== run 1 ==
==> flow/design.v (excerpt) <==
module CONV(
	input			clk,               
	input			reset,             
	output reg		busy,	            
	input			ready,	            
	output reg[11:0]	iaddr,            
	input signed[19:0]	idata,            
	output reg 	     cwr,              
	output reg[11:0] 	caddr_wr,         
	output reg[19:0] 	cdata_wr,         
	output reg	 crd,               
	output reg[11:0]	caddr_rd,         
	input	[19:0]		cdata_rd,         
	output reg[2:0] 	csel              
);
clock: 7.31 ns
lec_check: 0
abc_area: 0
cap_margin: 5
core_aspect_ratio: 0.79
core_margin: 6
core_utilization: 52
cts_cluster_diameter: 354
gpl_routability_driven: 0
gpl_timing_driven: 0
hold_slack_margin: -0.01
max_routing_layer: met5
slew_margin: 20
run.sh (not shown) runs the stock make flow with config.mk's settings and CLKGATE_MAP_FILE=.
To summarise run 1: no stage aborted, but the layout did not pass its checks, failing on setup timing.
Input changes introduced in run 2 (baseline for comparison: run 1):
Settings: CTS_CLUSTER_DIAMETER: 354 -> unset; CORE_MARGIN: 6 -> 2; CORE_ASPECT_RATIO: 0.79 -> unset; HOLD_SLACK_MARGIN: -0.01 -> unset; GPL_TIMING_DRIVEN: 0 -> unset; ABC_AREA: 0 -> unset; CAP_MARGIN: 5 -> 20; MAX_ROUTING_LAYER: met5 -> unset; GPL_ROUTABILITY_DRIVEN: 0 -> unset; the clock period (ns, I/O delays scaled along): 7.31 -> 6.44.
==> results <==
Run 2 finished every stage; the final checks, however, were not passed, the failures being setup timing.
Against run 1 as the reference, run 2 delivers a lower worst-case headroom to the max-slew limit.
Run 2 vs. run 1: met1 usage has decreased, floorplan die height grew by about 8%, half-perimeter wire length after placement went down by 7.8%.
Share of the final layout cell area in multi-input gates (higher): run 1
[compare] base=run 1 new=run 2: H-tree depth barely changed.
## Diff of input files: run 3 against run 2
Settings: a change of CORE_UTILIZATION from 52 to 72; an added TNS_END_PERCENT of 5; an added SETUP_SLACK_MARGIN of 1.49; an added CTS_CLUSTER_SIZE of 98; an added CTS_CLUSTER_DIAMETER of 120.
Notes after the runs:
- Run 3 vs run 2, final worst hold slack went up by 0.032 ns.
- As of run 3, via count had risen by a little under 10% compared to run 2.
- The destination of the critical timing path comes out conv_sum[37]$_DFFE_PP0P_ in one run and conv_sum[31]$_DFFE_PP0P_ in the other, namely in run 2 and run 3 respectively.
- Ran to the end and failed final checks on setup timing: run 3.
- [run 3] maximum clock rate fell 3.0% relative to run 2
- In the metrics for run 2 and run 3, the one carrying the lower critical path arrival is run 2.
Input-level comparison between run 4 and run 3:
Settings: clearing SETUP_SLACK_MARGIN, which used to be 1.49; clearing TNS_END_PERCENT, which used to be 5; swapping 72 for 46 in CORE_UTILIZATION; swapping 120 for 308 in CTS_CLUSTER_DIAMETER; swapping 6.44 for 8.0 in the clock period (ns, I/O delays scaled along).
==> comparison <==
Run 3 and run 4: one clean run, run 4; the rest did not finish clean.
Run 3 completed end to end; final checks failed (setup timing).
For the global-route usage, run 4 came in 18 points lower than run 3 did.
As far as simple-gate share of the synthesized area goes, run 4 and run 3 are indistinguishable; the numbers are identical.

========
CONV again, from the RTL that the note above started with.
==> flow/config.mk <==
export PLATFORM = sky130hd
export DESIGN_NAME = CONV
export DESIGN_NICKNAME = CONV
export VERILOG_FILES = /design/flow/design.v
export SDC_FILE = /design/flow/constraint.sdc
export NUM_CORES = 4
export LEC_CHECK = 0
export ABC_AREA = 1
export CAP_MARGIN = 20
export CORE_MARGIN = 2
export CORE_UTILIZATION = 72
export CTS_CLUSTER_DIAMETER = 257
export CTS_CLUSTER_SIZE = 100
export PLACE_DENSITY = 0.42
export SETUP_SLACK_MARGIN = 0.47
export SLEW_MARGIN = 20
export TNS_END_PERCENT = 30
==> flow/constraint.sdc <==
create_clock -name core_clock -period 4.55 [get_ports {clk}]
set_input_delay 0.9100 -clock core_clock [delete_from_list [all_inputs] [get_ports {clk}]]
set_output_delay 0.9100 -clock core_clock [all_outputs]
set_load 0.01 [all_outputs]
The starting point stopped in global routing (GRT-0232).
Change:
Settings changed: ABC_AREA 1 to default, CORE_UTILIZATION 72 to 70, CTS_CLUSTER_DIAMETER 257 to default, PLACE_DENSITY 0.42 to default, SETUP_SLACK_MARGIN 0.47 to default, TNS_END_PERCENT 30 to default.
Clock period 4.55 ns to 7.67 ns, I/O delays scaled along.
Outcome:
- The new run ran to the end with violations: setup timing
- die size goes down by 1.3%
- synthesized area goes down by 4.1%
- synthesized cell count goes down by 18%
Change:
Settings changed: CORE_UTILIZATION 70 to 40, CTS_CLUSTER_SIZE 100 to default.
Clock period 7.67 ns to 7.83 ns, I/O delays scaled along.
After rerunning: This time the run went through all stages and came out clean. Die size increases by about 70%. Core utilization drops by 35 points. Setup slack gets better by 270 ps. Cell count rose by about 10%.
Change:
Settings changed: ABC_AREA from default to 1, CORE_UTILIZATION 40 to 65, TNS_END_PERCENT from default to 30.
Clock period 7.83 ns to 4.73 ns, I/O delays scaled along.
What happened:
- This time the run ran to the end with violations: setup timing
- worst setup slack is worse by 2700 ps
- sequential share of layout area shrinks by 1.7 points
- design area grows by 12%
- global-route usage grows by 23 points
- non-clock buffer count grows by 288
- clock skew grows by 16 ps
Change:
Settings changed: ABC_AREA 1 to default, CORE_UTILIZATION 65 to 68, HOLD_SLACK_MARGIN from default to -0.08, TNS_END_PERCENT 30 to default.
Clock period 4.73 ns to 6.62 ns, I/O delays scaled along.
What happened: The changed run finished with setup timing left. Global-route usage drops by 4.8 points. Routed wire length drops by 19%. Hold slack improved by 41 ps. Critical path depth drops by 1. Maximum frequency drops by 6.5%.

========
The RTL this note starts from:
==> flow/design.v <==
module CONV(
	input			clk,               
	input			reset,             
	output reg		busy,	            
	input			ready,	            
	output reg[11:0]	iaddr,            
	input signed[19:0]	idata,            
	output reg 	     cwr,              
	output reg[11:0] 	caddr_wr,         
	output reg[19:0] 	cdata_wr,         
	output reg	 crd,               
	output reg[11:0]	caddr_rd,         
	input	[19:0]		cdata_rd,         
	output reg[2:0] 	csel              
);
parameter signed bias = 40'h0013100000;    
parameter signed K0_0 = 20'h0A89E;         
parameter signed K0_1 = 20'h092D5;         
parameter signed K0_2 = 20'h06D43;         
parameter signed K0_3 = 20'h01004;         
parameter signed K0_4 = 20'hF8F71;         
parameter signed K0_5 = 20'hF6E54;         
parameter signed K0_6 = 20'hFA6D7;         
parameter signed K0_7 = 20'hFC834;         
parameter signed K0_8 = 20'hFAC19;         
parameter IDLE       = 3'd0;    
parameter READ_CONV  = 3'd1;    
parameter WRITE_L0   = 3'd2;    
parameter DELAY1     = 3'd3;    
parameter READ_L0    = 3'd4;    
parameter WRITE_L1   = 3'd5;    
parameter DELAY2     = 3'd6;    
parameter FINISH     = 3'd7;    
reg [5:0] x, y, L1_x, L1_y;             
reg [3:0] counter_kdata, counter_kaddr;   
reg [2:0] counter_layer1;	            
reg [2:0] current_state, next_state;    
reg signed [19:0] Kernel;               
reg signed [39:0] conv_sum;             
reg signed [19:0] idata_tmp;            
wire signed [39:0] data_conv;
wire signed [19:0] conv_result;
assign data_conv = Kernel * idata_tmp;              
assign conv_result[19:0] = conv_sum[35:16] + conv_sum[15];   
always@(*) begin
	case(counter_kdata)
		4'd1: Kernel = K0_0;
		4'd2: Kernel = K0_1;
		4'd3: Kernel = K0_2;
		4'd4: Kernel = K0_3;
		4'd5: Kernel = K0_4;
		4'd6: Kernel = K0_5;
		4'd7: Kernel = K0_6;
		4'd8: Kernel = K0_7;
		4'd9: Kernel = K0_8;
		default: Kernel = 0;
	endcase
end
always@(posedge clk or posedge reset) begin
	if(reset) 
		current_state <= IDLE;
	else 
		current_state <= next_state;
end
always @(*) begin
	case (current_state)
		IDLE:       next_state = (ready) ? READ_CONV : IDLE;
		READ_CONV:  next_state = (counter_kdata == 4'd10) ? WRITE_L0 : READ_CONV;  
		WRITE_L0:   next_state = DELAY1;
		DELAY1:     next_state = (x == 6'd0 && y == 6'd0) ? READ_L0 : READ_CONV;
		READ_L0:    next_state = (counter_layer1 == 3'd4) ? WRITE_L1 : READ_L0;
		WRITE_L1:   next_state = DELAY2;
		DELAY2:     next_state = (L1_x == 6'd0 && L1_y == 6'd0) ? FINISH : READ_L0;
		FINISH:     next_state = FINISH;
		default:    next_state = IDLE;
	endcase
end
always@(posedge clk or posedge reset) begin
	if(reset) begin 
		iaddr <= 12'd0;
	end else if(current_state == READ_CONV) begin 
		case(counter_kaddr)
			4'd0: iaddr <= (y-1)*64 + x-1;
			4'd1: iaddr <= (y-1)*64 + x;
			4'd2: iaddr <= (y-1)*64 + x+1;
			4'd3: iaddr <= y*64 + x-1;
			4'd4: iaddr <= y*64 + x;		 
			4'd5: iaddr <= y*64 + x+1;		
			4'd6: iaddr <= (y+1)*64 + x-1;
			4'd7: iaddr <= (y+1)*64 + x;
			4'd8: iaddr <= (y+1)*64 + x+1;
			default: iaddr <= iaddr;
		endcase
	end
end
always@(posedge clk or posedge reset) begin
	if(reset) 
		counter_kaddr <= 4'd0;
	else if(current_state == READ_CONV) 
		counter_kaddr <= counter_kaddr + 4'd1;
	else 
		counter_kaddr <= counter_kaddr;
end
always@(posedge clk or posedge reset) begin
	if(reset) 
		idata_tmp <= 0;
	else if(current_state == READ_CONV) begin
		case(counter_kdata)
			4'd0: idata_tmp <= (x == 0 || y == 0) ? 20'd0 : idata;
			4'd1: idata_tmp <= (y == 0) ? 20'd0 : idata;
			4'd2: idata_tmp <= (x == 63 || y == 0) ? 20'd0 : idata;
			4'd3: idata_tmp <= (x == 0) ? 20'd0 : idata;
			4'd4: idata_tmp <= idata;
			4'd5: idata_tmp <= (x == 63) ? 20'd0 : idata;
			4'd6: idata_tmp <= (x == 0 || y == 63) ? 20'd0 : idata;
			4'd7: idata_tmp <= (y == 63) ? 20'd0 : idata;
			4'd8: idata_tmp <= (x == 63 || y == 63) ? 20'd0 : idata;
			default: idata_tmp <= idata_tmp;
		endcase
	end 
end
always@(posedge clk or posedge reset) begin
	if(reset) 
		conv_sum <= 40'd0;
	else if(current_state == READ_CONV) begin
		if(counter_kdata == 0) 
			conv_sum <= 40'd0;
		else if(counter_kdata == 10)     
			conv_sum <= conv_sum + bias;
		else  
			conv_sum <= conv_sum + data_conv;  
	end
end
always@(posedge clk or posedge reset) begin
	if(reset) 
		busy <= 0;
	else if(ready) 
		busy <= 1; 
	else if(current_state == FINISH) 
		busy <= 0;
end
always@(posedge clk or posedge reset) begin
	if(reset) 
		cwr <= 1'd0;
	else if(current_state == WRITE_L0 || current_state == WRITE_L1)
		cwr <= 1'd1;
	else 
		cwr <= 1'd0;
end
always@(posedge clk or posedge reset) begin
	if(reset) 
		crd <= 1'd0;
	else if(current_state == READ_L0) 
		crd <= 1'd1;
	else 
		crd <= 1'd0;
end
always@(posedge clk or posedge reset) begin
	if(reset) 
		csel <= 3'b000;
	else if(current_state == WRITE_L0) 
		csel <= 3'b001;
	else if(current_state == WRITE_L1) 
		csel <= 3'b011;
	else if(current_state == READ_L0) 
		csel <= 3'b001;
	else 
		csel <= csel;
end
always@(posedge clk or posedge reset) begin
	if(reset) 
		caddr_rd <= 12'd0;
	else if(current_state == READ_L0) begin
		case(counter_layer1)
			3'd0: caddr_rd <= L1_y*64 + L1_x;
			3'd1: caddr_rd <= L1_y*64 + L1_x+1;
			3'd2: caddr_rd <= (L1_y+1)*64 + L1_x;
			3'd3: caddr_rd <= (L1_y+1)*64 + L1_x+1;
		endcase 
	end
end
always@(posedge clk or posedge reset) begin
	if(reset) 
		caddr_wr <= 0;
	else if(current_state == WRITE_L0)  
		caddr_wr <= y * 64 + x; 
	else if(current_state == WRITE_L1)  
		caddr_wr <= (L1_y/2) * 32 + (L1_x/2);  
end
reg signed [19:0] current_max;
always@(posedge clk or posedge reset) begin
	if(reset) begin
		cdata_wr <= 20'd0;
		current_max <= 20'd0; 
	end else begin
		case(current_state)
			WRITE_L0:  
				cdata_wr <= (conv_sum[39]) ? 20'd0 : conv_result;
			READ_L0: begin				
				if(counter_layer1 == 3'd1) begin	 
					current_max <= cdata_rd; 		 
				end else begin
					current_max <= (cdata_rd > current_max) ? cdata_rd : current_max;
				end
			end
			WRITE_L1: begin
				cdata_wr <= current_max;
				current_max <= 20'h00000;  
			end
			default: begin
			end
		endcase
	end
end
always@(posedge clk or posedge reset) begin
	if(reset) begin
		x <= 6'd0; 
		y <= 6'd0;
	end else if(current_state == WRITE_L0) begin
		if(x == 6'd63) begin  
			x <= 6'd0;
			y <= y + 6'd1;
		end else begin
			x <= x + 6'd1;
		end
	end
end
always@(posedge clk or posedge reset) begin
	if(reset) begin
		L1_x <= 6'd0; 
		L1_y <= 6'd0;
	end else if(current_state == WRITE_L1) begin
		if(L1_x == 6'd62) begin
			L1_x <= 0;
			L1_y <= L1_y + 2;
		end else begin
			L1_x <= L1_x + 2;
		end
	end
end
always@(posedge clk or posedge reset) begin
	if(reset) 
		counter_kdata <= 4'd0;
	else 
		counter_kdata <= counter_kaddr;
end
always@(posedge clk or posedge reset) begin
	if(reset) 
		counter_layer1 <= 0;
	else if(current_state == READ_L0) 
		counter_layer1 <= counter_layer1 + 3'd1;
	else 
		counter_layer1 <= 0;
end
endmodule
Settings: LEC_CHECK=0, CAP_MARGIN=20, CORE_ASPECT_RATIO=0.9, CORE_MARGIN=8, CORE_UTILIZATION=58, CTS_CLUSTER_DIAMETER=306, CTS_CLUSTER_SIZE=98, GPL_ROUTABILITY_DRIVEN=0, MAX_ROUTING_LAYER=met4, PLACE_DENSITY=0.51, SETUP_SLACK_MARGIN=0.3, SLEW_MARGIN=20, TNS_END_PERCENT=5; clock period 8.63 ns.
The first run finished with timing, DRC and antenna clean.
Edit:
- CORE_UTILIZATION: 58 -> 22
- CTS_CLUSTER_DIAMETER: 306 -> 241
- CTS_CLUSTER_SIZE: 98 -> default
- GPL_TIMING_DRIVEN: default -> 1
- SLEW_MARGIN: 20 -> 30
What happened:
- utilization came out lower by 38 points
- die size increases by 150%
- design area rises by 5.1%
- worst hold slack gets worse by 0.0091 ns
- global-route usage shrinks by 16 points
- clock skew stays flat
Edit:
- CAP_MARGIN: 20 -> 40
- CORE_UTILIZATION: 22 -> 51
- CTS_CLUSTER_SIZE: default -> 99
- MAX_ROUTING_LAYER: met4 -> met5
- MIN_ROUTING_LAYER: default -> met2
- SETUP_SLACK_MARGIN: 0.3 -> 2.16
What happened: Via count increases by well over a third; cell count decreases by about a fifth; die area decreases by well over a third; setup slack improved by 0.17 ns; utilization increases by 33 points; synthesized area does not change; count of clock-buffer cells in the layout stays the same; clock skew hardly moves.
Edit:
- CAP_MARGIN: 40 -> 20
- CORE_ASPECT_RATIO: 0.9 -> 0.5
- CORE_UTILIZATION: 51 -> 72
- CTS_CLUSTER_DIAMETER: 241 -> 306
- CTS_CLUSTER_SIZE: 99 -> 98
- GPL_TIMING_DRIVEN: 1 -> default
- MAX_ROUTING_LAYER: met5 -> met4
- MIN_ROUTING_LAYER: met2 -> default
- PLACE_DENSITY: 0.51 -> 0.4
- SETUP_SLACK_MARGIN: 2.16 -> 0.3
- SLEW_MARGIN: 30 -> 20
After rerunning: Final area drops by about 5%; routed wire length fell by about 13%; worst hold slack is worse by 0.0041 ns; core utilization is higher by 20 points; clock-buffer cell count stays the same; synthesized cell count stays the same; register-to-register slack loses 0.39 ns; sequential share of layout area rose by 0.76 points.
